==> flow/design.v <==
module cordic(clk, angle, sine, cosine);
  input clk;
  input signed [31:0] angle;  
  output signed [15:0] sine;  
  output signed [15:0] cosine;
  reg signed [15:0] x [0:12];
  reg signed [15:0] y [0:12];
  reg signed [31:0] z [0:12];
  parameter scaling_factor = 19896;  
  wire [1:0] sector;
  assign sector = angle[31:30];
  assign sine = y[12];
  assign cosine = x[12];
  wire signed [31:0] theta [0:12];
  assign theta [ 0] = 'h20000000;   
  assign theta [ 1] = 'h12E4051D;   
  assign theta [ 2] = 'h9FB385B;    
  assign theta [ 3] = 'h51111D4;    
  assign theta [ 4] = 'h28B0D43;    
  assign theta [ 5] = 'h145D7E1;    
  assign theta [ 6] = 'hA2F61E;     
  assign theta [ 7] = 'h517C55;     
  assign theta [ 8] = 'h28BE53;     
  assign theta [ 9] = 'h145F2E;     
  assign theta [10] = 'hA2F98;      
  assign theta [11] = 'h517CC;      
  assign theta [12] = 'h28BE6;      
  always @(posedge clk)
  begin 
    if (sector == 2'b00) begin
	  x[0] <= scaling_factor;
      y[0] <= 0;
      z[0] <= angle;      
    end
    else if  (sector == 2'b11) begin
	  x[0] <= scaling_factor;
      y[0] <= 0;
      z[0] <= angle;      
    end      
    else if (sector == 2'b01) begin
      x[0] <= -0;
      y[0] <= scaling_factor;
      z[0] <= {2'b00,angle[29:0]};      
    end
    else if (sector == 2'b10) begin
      x[0] <= 0;
      y[0] <= -scaling_factor;
      z[0] <= {2'b11,angle[29:0]};
    end
  end
  genvar i;
  generate
    for (i=0; i<13; i=i+1)
      begin
        wire sgn; 
	assign sgn = z[i][31];  
	wire signed [15:0] xnew, ynew;
        assign xnew = x[i] >>> i;  
        assign ynew = y[i] >>> i;
        always @(posedge clk)
          begin
            if (sgn==1)
              begin
                x[i+1] <= x[i]+ynew;
                y[i+1] <= y[i]-xnew;
                z[i+1] <= z[i]+theta[i];
              end
            else
              begin
                x[i+1] <= x[i]-ynew;
                y[i+1] <= y[i]+xnew;
                z[i+1] <= z[i]-theta[i];
              end
          end
      end
  endgenerate
endmodule
make LEC_CHECK=0 CAP_MARGIN=20 CORE_MARGIN=2 CORE_UTILIZATION=72 CTS_CLUSTER_SIZE=43 GPL_ROUTABILITY_DRIVEN=1 PLACE_DENSITY=0.64 SETUP_SLACK_MARGIN=0.8 SLEW_MARGIN=40 finish   # period 2.99 ns
run.sh (not shown) runs the stock make flow with config.mk's settings and CLKGATE_MAP_FILE=.
The first run failed in global routing on DPL-0038.
Then changed:
==> flow/config.mk (replaced) <==
export PLATFORM = sky130hd
export DESIGN_NAME = cordic
export DESIGN_NICKNAME = cordic
export VERILOG_FILES = /design/flow/design.v
export SDC_FILE = /design/flow/constraint.sdc
export NUM_CORES = 4
export LEC_CHECK = 0
export ABC_AREA = 1
export CAP_MARGIN = 20
export CORE_MARGIN = 2
export CORE_UTILIZATION = 72
export CTS_CLUSTER_SIZE = 10
export PLACE_DENSITY = 0.42
export SLEW_MARGIN = 20
==> flow/constraint.sdc (replaced) <==
create_clock -name core_clock -period 2.59 [get_ports {clk}]
set_input_delay 0.5180 -clock core_clock [delete_from_list [all_inputs] [get_ports {clk}]]
set_output_delay 0.5180 -clock core_clock [all_outputs]
set_load 0.01 [all_outputs]
The new run finished but fails on negative setup slack.
Synthesized cell count climbs by 78%.
Synthesized area rises by 27%.
Die size grows by 27%.
Then changed:
--- a/flow/config.mk
+++ b/flow/config.mk
@@ -7,8 +7,9 @@
 export LEC_CHECK = 0
 export ABC_AREA = 1
-export CAP_MARGIN = 20
+export CAP_MARGIN = 40
 export CORE_MARGIN = 2
 export CORE_UTILIZATION = 72
 export CTS_CLUSTER_SIZE = 10
+export HOLD_SLACK_MARGIN = 0.3
 export PLACE_DENSITY = 0.42
 export SLEW_MARGIN = 20
The new run ran to the end with violations: negative setup slack.
Clock-buffer cell count does not change.
Cell area barely changes.
Routed wire length grows by 0.83%.
Worst setup slack gets worse by 0.0072 ns.
Via count grows by 0.52%.
Then changed:
==> flow/config.mk (replaced) <==
export PLATFORM = sky130hd
export DESIGN_NAME = cordic
export DESIGN_NICKNAME = cordic
export VERILOG_FILES = /design/flow/design.v
export SDC_FILE = /design/flow/constraint.sdc
export NUM_CORES = 4
export LEC_CHECK = 0
export CAP_MARGIN = 10
export CORE_MARGIN = 2
export CORE_UTILIZATION = 72
export CTS_CLUSTER_DIAMETER = 147
export PLACE_DENSITY = 0.63
export SETUP_SLACK_MARGIN = 0.49
export SLEW_MARGIN = 20
==> flow/constraint.sdc (replaced) <==
create_clock -name core_clock -period 3.43 [get_ports {clk}]
set_input_delay 0.6860 -clock core_clock [delete_from_list [all_inputs] [get_ports {clk}]]
set_output_delay 0.6860 -clock core_clock [all_outputs]
set_load 0.01 [all_outputs]
The new run finished but failed the layout checks on negative setup slack.
Final area fell by roughly a tenth.
Critical path depth goes up by 3.
Wire length decreases by roughly a tenth.
Global-route usage is lower by 4.8 points.
Via count came out lower by a quarter to a third.
Synthesized area goes down by about a fifth.
Then changed:
==> flow/config.mk (replaced) <==
export PLATFORM = sky130hd
export DESIGN_NAME = cordic
export DESIGN_NICKNAME = cordic
export VERILOG_FILES = /design/flow/design.v
export SDC_FILE = /design/flow/constraint.sdc
export NUM_CORES = 4
export LEC_CHECK = 0
export CAP_MARGIN = 20
export CORE_MARGIN = 2
export CORE_UTILIZATION = 60
export CTS_CLUSTER_SIZE = 98
export SLEW_MARGIN = 20
==> flow/constraint.sdc (replaced) <==
create_clock -name core_clock -period 2.78 [get_ports {clk}]
set_input_delay 0.5560 -clock core_clock [delete_from_list [all_inputs] [get_ports {clk}]]
set_output_delay 0.5560 -clock core_clock [all_outputs]
set_load 0.01 [all_outputs]
=>
- The changed run produced a layout that fails on negative setup slack
- synthesized cell count stays the same
- cell area goes up by about 11%
- setup slack loses 0.29 ns
- wire length goes down by about 17%
- clock-buffer cell count goes down by 5
